violet:
## fp64_add
module fp64_add(input clk, input [63:0] a, input [63:0] b, output reg [63:0] s);
Size in the first run: about 2700 cells after synthesis, ~190 flip-flops, roughly 20000 sq um of cells after synthesis.
make LEC_CHECK=0 CAP_MARGIN=20 CELL_PAD_IN_SITES_DETAIL_PLACEMENT=2 CELL_PAD_IN_SITES_GLOBAL_PLACEMENT=2 CORE_ASPECT_RATIO=0.53 CORE_MARGIN=2 CORE_UTILIZATION=25 CTS_CLUSTER_DIAMETER=104 CTS_CLUSTER_SIZE=57 GPL_TIMING_DRIVEN=1 HOLD_SLACK_MARGIN=-0.09 MIN_ROUTING_LAYER=met2 PLACE_DENSITY_LB_ADDON=0.04 SLEW_MARGIN=10 TNS_END_PERCENT=100 finish   # period 16.9 ns
run.sh (not shown) runs the stock make flow with config.mk's settings and CLKGATE_MAP_FILE=.
violet: it failed during global routing, and the tool reported GRT-0116.
Input changes introduced in zinc (baseline for comparison: violet):
==> flow/config.mk <==
export PLATFORM = sky130hd
export DESIGN_NAME = fp64_add
export DESIGN_NICKNAME = fp64_add
export VERILOG_FILES = /design/flow/design.v
export SDC_FILE = /design/flow/constraint.sdc
export NUM_CORES = 4
export LEC_CHECK = 0
export ABC_AREA = 1
export CAP_MARGIN = 20
export CORE_MARGIN = 2
export CORE_UTILIZATION = 66
export CTS_CLUSTER_DIAMETER = 235
export HOLD_SLACK_MARGIN = -0.1
export PLACE_DENSITY = 0.67
export SLEW_MARGIN = 20
==> flow/constraint.sdc <==
create_clock -name core_clock -period 12.4 [get_ports {clk}]
set_input_delay 2.4800 -clock core_clock [delete_from_list [all_inputs] [get_ports {clk}]]
set_output_delay 2.4800 -clock core_clock [all_outputs]
set_load 0.01 [all_outputs]
Of violet and zinc, not a single run came through the flow clean.
FAIL zinc @ clock tree synthesis: tool exited with error
Post-synthesis cell type count (zinc over violet): decrease, 38
When zinc is measured against violet, its sequential share of the synthesized area turns out 0.31 points lower.
The total cell area reported by yosys after synthesis of zinc is higher than that of violet.
| synthesized cell count | zinc vs violet | 731 higher |
Share of synthesized cell area in full adder, half adder and majority cells, violet and zinc: higher on violet
What tundra does differently from zinc at the input level:
--- a/flow/config.mk
+++ b/flow/config.mk
@@ -8,8 +8,11 @@
 export ABC_AREA = 1
 export CAP_MARGIN = 20
-export CORE_MARGIN = 2
-export CORE_UTILIZATION = 66
-export CTS_CLUSTER_DIAMETER = 235
-export HOLD_SLACK_MARGIN = -0.1
-export PLACE_DENSITY = 0.67
+export CORE_ASPECT_RATIO = 1.8
+export CORE_MARGIN = 8
+export CORE_UTILIZATION = 40
+export CTS_CLUSTER_DIAMETER = 40
+export CTS_CLUSTER_SIZE = 16
+export HOLD_SLACK_MARGIN = 0.08
+export MIN_ROUTING_LAYER = met2
+export SETUP_SLACK_MARGIN = 3.4
 export SLEW_MARGIN = 20
==> flow/constraint.sdc <==
create_clock -name core_clock -period 16.6 [get_ports {clk}]
set_input_delay 3.3200 -clock core_clock [delete_from_list [all_inputs] [get_ports {clk}]]
set_output_delay 3.3200 -clock core_clock [all_outputs]
set_load 0.01 [all_outputs]
==> results <==
Status: tundra FAILED at global routing (tool error). Half-perimeter wire length of the detailed placement result delta for tundra relative to zinc: 19% higher. The synthesized area on tundra is in line with that on zinc. Final RePlAce weighted congestion went up by a few percent going from zinc to tundra. Overall die area ends up lower on zinc. tundra: pre-CTS setup slack 4.32 ns above zinc.
diff inputs: tundra => sierra
==> flow/config.mk <==
export PLATFORM = sky130hd
export DESIGN_NAME = fp64_add
export DESIGN_NICKNAME = fp64_add
export VERILOG_FILES = /design/flow/design.v
export SDC_FILE = /design/flow/constraint.sdc
export NUM_CORES = 4
export LEC_CHECK = 0
export CAP_MARGIN = 20
export CORE_MARGIN = 2
export CORE_UTILIZATION = 50
export SETUP_SLACK_MARGIN = 4.23
export SLEW_MARGIN = 20
==> flow/constraint.sdc <==
create_clock -name core_clock -period 16.5 [get_ports {clk}]
set_input_delay 3.3000 -clock core_clock [delete_from_list [all_inputs] [get_ports {clk}]]
set_output_delay 3.3000 -clock core_clock [all_outputs]
set_load 0.01 [all_outputs]
--- outcome ---
- None of the runs sierra and tundra ends with a clean layout.
- tundra failed in global routing with GRT-0232.
- For post-cts gate resize count, dividing the value from sierra by the value from tundra gives 0.934.
- Higher starting density of the core among sierra and tundra: sierra
- sierra vs tundra — placed standard-cell area dropped by a few percent
- sierra against tundra; count of instantiated cells in the yosys netlist is down by more than 10%.
- On area fraction in full adders, half adders and majority gates: sierra sits above tundra.
